==> flow/design.v (excerpt) <==
module Topmodule(
    input wire Clk,
    input wire Data,
    input wire Reset,
    input wire En,
    output reg Out
    );
For scale: roughly 5 I/O pins, ~0.046 mm2 of cells after synthesis.
Settings: LEC_CHECK=0, CAP_MARGIN=20, CORE_MARGIN=2, CORE_UTILIZATION=40, CTS_CLUSTER_SIZE=100, GPL_TIMING_DRIVEN=0, MAX_ROUTING_LAYER=met4, PLACE_DENSITY_LB_ADDON=0.11, SETUP_SLACK_MARGIN=1.86, SLEW_MARGIN=30, TNS_END_PERCENT=65; clock period 11.4 ns.
run.sh (not shown) runs the stock make flow with config.mk's settings and CLKGATE_MAP_FILE=.
Change:
ABC_AREA = 1   (was default)
CORE_UTILIZATION = 72   (was 40)
CTS_CLUSTER_SIZE = 97   (was 100)
GPL_TIMING_DRIVEN = default   (was 0)
MAX_ROUTING_LAYER = default   (was met4)
PLACE_DENSITY = 0.43   (was default)
PLACE_DENSITY_LB_ADDON = default   (was 0.11)
SETUP_SLACK_MARGIN = default   (was 1.86)
SLEW_MARGIN = 20   (was 30)
TNS_END_PERCENT = default   (was 65)
clock period = 6.21 ns   (was 11.4 ns; I/O delays follow)
Result:
- The new run finished but failed the layout checks on setup timing
- count of clock-buffer cells in the layout shrinks by 32
- via count grows by about 12%
- synthesized area grows by 3.0%
- setup slack got worse by 4.8 ns
- cell count grows by about 6%
- global-route usage grows by 12 points
- power grows by 75%
Change:
ABC_AREA = default   (was 1)
CORE_UTILIZATION = 40   (was 72)
CTS_CLUSTER_SIZE = default   (was 97)
GPL_TIMING_DRIVEN = 0   (was default)
MAX_ROUTING_LAYER = met4   (was default)
PLACE_DENSITY = default   (was 0.43)
SETUP_SLACK_MARGIN = 1.5   (was default)
TNS_END_PERCENT = 65   (was default)
clock period = 8.69 ns   (was 6.21 ns; I/O delays follow)
After rerunning: The changed run completed and failed the layout checks on setup timing; power goes down by 28%; worst setup slack is better by 2.4 ns; flip-flop count does not change; cell count drops by 6.0%; sequential power went down by 29%; via count drops by 10%.


Starting RTL as in the previous note.
==> flow/config.mk <==
export PLATFORM = sky130hd
export DESIGN_NAME = Topmodule
export DESIGN_NICKNAME = Topmodule
export VERILOG_FILES = /design/flow/design.v
export SDC_FILE = /design/flow/constraint.sdc
export NUM_CORES = 4
export LEC_CHECK = 0
export ABC_AREA = 1
export CAP_MARGIN = 20
export CELL_PAD_IN_SITES_DETAIL_PLACEMENT = 1
export CELL_PAD_IN_SITES_GLOBAL_PLACEMENT = 3
export CORE_ASPECT_RATIO = 1.38
export CORE_MARGIN = 6
export CORE_UTILIZATION = 59
export CTS_CLUSTER_DIAMETER = 272
export GPL_ROUTABILITY_DRIVEN = 0
export PLACE_DENSITY_LB_ADDON = 0.03
export SETUP_SLACK_MARGIN = 2.42
export SLEW_MARGIN = 30
==> flow/constraint.sdc <==
create_clock -name core_clock -period 12.2 [get_ports {Clk}]
set_input_delay 2.4400 -clock core_clock [delete_from_list [all_inputs] [get_ports {Clk}]]
set_output_delay 2.4400 -clock core_clock [all_outputs]
set_load 0.01 [all_outputs]
The starting point died in 3_1_place_gp_skip_io.
Next try:
==> flow/config.mk (replaced) <==
export PLATFORM = sky130hd
export DESIGN_NAME = Topmodule
export DESIGN_NICKNAME = Topmodule
export VERILOG_FILES = /design/flow/design.v
export SDC_FILE = /design/flow/constraint.sdc
export NUM_CORES = 4
export LEC_CHECK = 0
export CAP_MARGIN = 15
export CORE_MARGIN = 2
export CORE_UTILIZATION = 70
export SETUP_SLACK_MARGIN = 1.92
export SLEW_MARGIN = 20
==> flow/constraint.sdc (replaced) <==
create_clock -name core_clock -period 7.74 [get_ports {Clk}]
set_input_delay 1.5480 -clock core_clock [delete_from_list [all_inputs] [get_ports {Clk}]]
set_output_delay 1.5480 -clock core_clock [all_outputs]
set_load 0.01 [all_outputs]
This time the run completed, yet does not pass: setup timing.
Die area goes down by 22%.
Synthesized cell count goes down by 19%.
Synthesized area goes down by 2.9%.
Next try:
--- a/flow/config.mk
+++ b/flow/config.mk
@@ -8 +8 @@
-export CAP_MARGIN = 15
+export CAP_MARGIN = 20
@@ -10,2 +10 @@
-export CORE_UTILIZATION = 70
-export SETUP_SLACK_MARGIN = 1.92
+export CORE_UTILIZATION = 40
==> flow/constraint.sdc (replaced) <==
create_clock -name core_clock -period 11.2 [get_ports {Clk}]
set_input_delay 2.2400 -clock core_clock [delete_from_list [all_inputs] [get_ports {Clk}]]
set_output_delay 2.2400 -clock core_clock [all_outputs]
set_load 0.01 [all_outputs]
With this change the flow ran to the end with no violations.
Design area hardly moves.
Flip-flop count stays the same.
Count of clock-buffer cells in the layout climbs by 7.
Total power drops by 30%.
Synthesized cell count is unchanged.
Clock power drops by 29%.
Next try:
--- a/flow/config.mk
+++ b/flow/config.mk
@@ -8 +8,2 @@
-export CAP_MARGIN = 20
+export ABC_AREA = 1
+export CAP_MARGIN = 0
@@ -10 +11,4 @@
-export CORE_UTILIZATION = 40
+export CORE_UTILIZATION = 72
+export CTS_CLUSTER_SIZE = 16
+export PLACE_DENSITY = 0.43
+export SETUP_SLACK_MARGIN = 1.65
==> flow/constraint.sdc (replaced) <==
create_clock -name core_clock -period 6.21 [get_ports {Clk}]
set_input_delay 1.2420 -clock core_clock [delete_from_list [all_inputs] [get_ports {Clk}]]
set_output_delay 1.2420 -clock core_clock [all_outputs]
set_load 0.01 [all_outputs]
The new run finished with setup timing left. Routed wire length increases by about 6.5%. Global-route usage grows by 17 points. Sequential power went up by about 80%. Clock-buffer cell count decreases by 6.


== raven ==
Starting RTL as in the previous note.
Design Topmodule, start of the top module:
module Topmodule(
    input wire Clk,
    input wire Data,
    input wire Reset,
    input wire En,
    output reg Out
    );
make LEC_CHECK=0 CAP_MARGIN=40 CELL_PAD_IN_SITES_GLOBAL_PLACEMENT=2 CORE_MARGIN=2 CORE_UTILIZATION=37 CTS_CLUSTER_DIAMETER=172 HOLD_SLACK_MARGIN=-0.07 PLACE_DENSITY=0.36 SETUP_SLACK_MARGIN=2.09 SLEW_MARGIN=15 finish   # period 8.33 ns
| raven | all stages done | FAIL | negative setup slack |
For maple, these inputs were changed with respect to raven:
# raven
export LEC_CHECK = 0
export CAP_MARGIN = 40
export CELL_PAD_IN_SITES_GLOBAL_PLACEMENT = 2
export CORE_MARGIN = 2
export CORE_UTILIZATION = 37
export CTS_CLUSTER_DIAMETER = 172
export HOLD_SLACK_MARGIN = -0.07
export PLACE_DENSITY = 0.36
export SETUP_SLACK_MARGIN = 2.09
export SLEW_MARGIN = 15
create_clock -name core_clock -period 8.33 [get_ports {Clk}]
# maple
export LEC_CHECK = 0
export CAP_MARGIN = 20
export CORE_MARGIN = 2
export CORE_UTILIZATION = 17
export SLEW_MARGIN = 20
create_clock -name core_clock -period 11.2 [get_ports {Clk}]
[summary]
Clock group total power: maple better than raven
The lower pin slew with the least headroom to its limit came out of raven.
Compare raven and maple | die size higher: maple
maple was carried through to the last stage, and its layout satisfied the timing, DRC and antenna checks.
Inputs modified between maple and amber:
# maple
export LEC_CHECK = 0
export CAP_MARGIN = 20
export CORE_MARGIN = 2
export CORE_UTILIZATION = 17
export SLEW_MARGIN = 20
create_clock -name core_clock -period 11.2 [get_ports {Clk}]
# amber
export LEC_CHECK = 0
export ABC_AREA = 1
export CAP_MARGIN = 20
export CORE_MARGIN = 2
export CORE_UTILIZATION = 69
export SLEW_MARGIN = 20
create_clock -name core_clock -period 17.6 [get_ports {Clk}]
## What came out
amber: done, clean on timing, DRC and antenna
Going from maple to amber, the share of synthesized cell area in and-or and or-and compound cells was found to have gone up by 2.4 points.
Per-cell via count in the routed design, amber vs maple: up by more than a quarter
[compare] base=maple new=amber: placer congestion estimate higher, power density of the placed cells lower, total via count after detailed routing higher, first-pass GRT wire length higher.
Relative to amber, the following input files were edited for xenon:
# amber
export LEC_CHECK = 0
export ABC_AREA = 1
export CAP_MARGIN = 20
export CORE_MARGIN = 2
export CORE_UTILIZATION = 69
export SLEW_MARGIN = 20
create_clock -name core_clock -period 17.6 [get_ports {Clk}]
# xenon
export LEC_CHECK = 0
export ABC_AREA = 1
export CAP_MARGIN = 5
export CORE_MARGIN = 2
export CORE_UTILIZATION = 71
export CTS_CLUSTER_DIAMETER = 220
export CTS_CLUSTER_SIZE = 17
export MAX_ROUTING_LAYER = met4
export SETUP_SLACK_MARGIN = 1.88
export SLEW_MARGIN = 20
create_clock -name core_clock -period 9.68 [get_ports {Clk}]
Results
On final area: between amber and xenon, it ends up lower for xenon.
Relative to amber, the logic share of the area of xenon is higher by 1.7 points.
The run showing the greater first-iteration DRC count is xenon.
Power of the sequential group, amber and xenon, lower one = amber.


Setup of run 1:
Starting RTL as in the previous note.
make LEC_CHECK=0 CAP_MARGIN=15 CELL_PAD_IN_SITES_GLOBAL_PLACEMENT=0 CORE_MARGIN=2 CORE_UTILIZATION=72 CTS_CLUSTER_DIAMETER=172 HOLD_SLACK_MARGIN=0.04 PLACE_DENSITY=0.63 SETUP_SLACK_MARGIN=0.42 SLEW_MARGIN=20 finish   # period 8.12 ns
Run 1 finished all stages; however, its layout fails the closing checks, the failures being negative setup slack.
Input-level comparison between run 2 and run 1:
- a deleted HOLD_SLACK_MARGIN that had been 0.04
- a deleted PLACE_DENSITY that had been 0.63
- a deleted CELL_PAD_IN_SITES_GLOBAL_PLACEMENT that had been 0
- a change of SETUP_SLACK_MARGIN from 0.42 to 1.92
- a change of CTS_CLUSTER_DIAMETER from 172 to 278
- a change of the clock period (ns, I/O delays scaled along) from 8.12 to 7.63
==> results <==
- Nothing crashed in run 2 and all stages finished; the problem is that the final layout failed, the offending checks being negative setup slack.
- Compared with run 1, run 2 has less setup slack.
- Post-route total power (run 2 vs. run 1) increases by a few percent
- Summary of run 2 over run 1: met3 layer usage reported by global route lost 0.29 points, critical path depth in cells lost about 6.5%, final estimated routing congestion in global placement lost 1.1%, via count neither gained nor lost much.
- Run 2 and run 1 ended up with roughly the same leakage power.
- Wire length of the first global-routing pass: run 2 vs run 1 down 0.58%
- In run 2, the fraction of met2 tracks used by global routing came out 1.3 points below the value in run 1.
Inputs modified between run 2 and run 3:
- CORE_UTILIZATION changed from 72 to 40
- SETUP_SLACK_MARGIN changed from 1.92 to 0.91
- CAP_MARGIN changed from 15 to 20
- CTS_CLUSTER_DIAMETER removed (was 278)
- the clock period (ns, I/O delays scaled along) changed from 7.63 to 11.2
Notes after the runs:
- Run 3: no failed stages, no open violations at the end
- Diff run 2 -> run 3: part of the Yosys area used for sequential elements essentially unchanged, area of all sequential standard cells held.
- The sequential share of layout area in run 3 sits 0.29 points below the value recorded for run 2.
- Re global routing usage on met3: run 3 and run 2 aren't equal, and the lower value belongs to run 3.
- Comparing the two runs side by side, run 3 comes out ahead of run 2 on minimum setup slack after placement.
- Run 2 → run 3: cell count after placement +9.2%, clock buffer count in the final layout +about 0.8%.
- Row count: run 3 vs run 2 up about 35%
Modified inputs, run 4 compared to run 3
- ABC_AREA newly set to 1
- SETUP_SLACK_MARGIN removed (was 0.91)
- CORE_UTILIZATION changed from 40 to 72
- the clock period (ns, I/O delays scaled along) changed from 11.2 to 10.2
Results
- Sequential share of layout area in run 4 is 0.40 points below run 3.
- From run 3 to run 4 the numbers moved as follows: sequential fraction of the synthesis area went down 0.97 points, cell total after placement went up 11%, height of the die went down about 24%.
- Summary: with run 3 as the reference, non-clock buffer count in run 4 moved up slightly.
- Diff run 3 -> run 4 | number of cells in the yosys synthesis report | up by more than 10%
- Run 4 -> run 3: count of pins on the block boundary delta 0, exact match
- Run 4 against run 3; cell area is up slightly.
- | number of cells on the worst reg-to-reg path | lower: run 3 |


== nickel ==
Topmodule again, from the RTL that the note above started with.
clock: 8.95 ns
lec_check: 0
cap_margin: 20
cell_pad_in_sites_detail_placement: 1
core_margin: 2
core_utilization: 42
cts_cluster_diameter: 22
cts_cluster_size: 32
gpl_routability_driven: 1
gpl_timing_driven: 1
min_routing_layer: met2
place_density: 0.36
setup_slack_margin: -0.85
slew_margin: 10
nickel: complete, dirty (setup timing)
For lagoon, these inputs were changed with respect to nickel:
Settings: swapping -0.85 for 0.68 in SETUP_SLACK_MARGIN; clearing CELL_PAD_IN_SITES_DETAIL_PLACEMENT, which used to be 1; swapping 10 for 20 in SLEW_MARGIN; clearing CTS_CLUSTER_SIZE, which used to be 32; clearing GPL_ROUTABILITY_DRIVEN, which used to be 1; putting HOLD_SLACK_MARGIN at -0.07 where nothing was set; clearing GPL_TIMING_DRIVEN, which used to be 1; swapping 42 for 72 in CORE_UTILIZATION; swapping 22 for 95 in CTS_CLUSTER_DIAMETER; clearing MIN_ROUTING_LAYER, which used to be met2; clearing PLACE_DENSITY, which used to be 0.36; swapping 20 for 15 in CAP_MARGIN; swapping 8.95 for 7.74 in the clock period (ns, I/O delays scaled along).
--- outcome ---
- lagoon finished every stage; the final checks, however, were not passed, the failures being setup timing.
- Compared with nickel, in lagoon wire length fell by about 24%, area of the multi-input gates about even, TritonCTS buffer count now sits lower, met3 global-route usage decreased 52 points, cell-internal power has decreased.
- Portion of total power attributed to the clock network ended up 25 points lower on lagoon than on nickel.
- lagoon ends up with a routed metal-1 wire length that is 53000 µm higher than in nickel.
- In lagoon, the clock-buffer cell count came out 396 below the value in nickel.
- Compared with nickel, in lagoon maximum single-stage delay on the critical path rose 0.09 ns; data required time of the worst path dropped 1.43 ns.
- Against nickel, lagoon comes in 0.03 ns higher on clock transition at the registers of the reported paths.
Relative to lagoon, the following input files were edited for willow:
Settings: setting GPL_ROUTABILITY_DRIVEN to 0 for the first time; setting CTS_CLUSTER_SIZE to 17 for the first time.
Findings:
Summary: total number of vias, willow better than lagoon. FAIL for each of lagoon and willow. Total wire length: willow vs lagoon down 2.0%. Between lagoon and willow, the number of buffers on the longest clock path figures differ only marginally. Count of boundary I/O pins: lagoon vs willow identical. Going from lagoon to willow, clock-buffer cell count shrank by 58; utilization shrank by 2.2 points. Of lagoon and willow, the run reporting the lower pre-CTS worst setup slack was lagoon.
Relative to willow, the following input files were edited for quartz:
Settings: a change of CTS_CLUSTER_DIAMETER from 95 to 338; a change of SETUP_SLACK_MARGIN from 0.68 to 0.42; an added PLACE_DENSITY of 0.63; a deleted CTS_CLUSTER_SIZE that had been 17; an added CELL_PAD_IN_SITES_GLOBAL_PLACEMENT of 0; a deleted GPL_ROUTABILITY_DRIVEN that had been 0; a change of the clock period (ns, I/O delays scaled along) from 7.74 to 8.12.
Notes after the runs:
quartz vs. willow: combinational logic power went down by 3.5%.
Each of quartz and willow falls short of a clean finish.
The final report for willow shows a completed flow and a layout that fails verification, specifically setup timing.
quartz completed end to end; final checks failed (setup timing).
Changes observed in quartz relative to willow: number of different library cells in the post-synthesis netlist did not really move, register-to-register slack went up.
On worst clock skew on the final layout: quartz sits below willow.
Proportion of power drawn by the clock network in quartz is 11 points higher than in willow
Between quartz and willow, the cell-internal power is lower for willow.
Input-level comparison between ember and quartz:
Settings: CELL_PAD_IN_SITES_GLOBAL_PLACEMENT: 0 -> unset; CORE_UTILIZATION: 72 -> 40; CTS_CLUSTER_DIAMETER: 338 -> unset; HOLD_SLACK_MARGIN: -0.07 -> unset; SETUP_SLACK_MARGIN: 0.42 -> unset; PLACE_DENSITY: 0.63 -> unset; CAP_MARGIN: 15 -> 20; the clock period (ns, I/O delays scaled along): 8.12 -> 12.0.
[summary]
ember completed; timing, DRC and antenna clean
Compared with quartz, ember shows a lower switching power total.
In the flow results for quartz and ember, the worst-case vdd ir drop is larger on quartz.
Looking at minimum clock period, ember sits 1.58 ns higher than quartz does.
Compared with quartz, in ember total area of multi-input combinational cells lower, vias after detailed routing lower.
quartz → ember: number of buffers added by the clock tree synthesis step increased by 15% relative to the old numbers, required time of the critical path now larger, clock latency on the worst-skew pair increased by 0.03 ns relative to the old numbers.
Input-level comparison between indigo and ember:
Settings: putting ABC_AREA at 1 where nothing was set; swapping 40 for 69 in CORE_UTILIZATION; putting CTS_CLUSTER_DIAMETER at 394 where nothing was set; swapping 12.0 for 8.68 in the clock period (ns, I/O delays scaled along).
Notes after the runs:
- The final report for indigo shows a completed flow and a layout that fails verification, specifically setup timing.
- Diff ember -> indigo: final critical-path share of the clock period went up 18 points; area of the mapped netlist grew by about 3%; wire length went up 2.5%; proportion of cell area occupied by multi-input gates moved down.
- indigo vs ember: setup slack down
- indigo: share of power burned in the clock network is 3.2 points lower than what ember reported.
- Diff ember -> indigo: post-route setup TNS went down, top fanout value on the critical path went down.
Power is estimated from default activity; no workload was simulated.
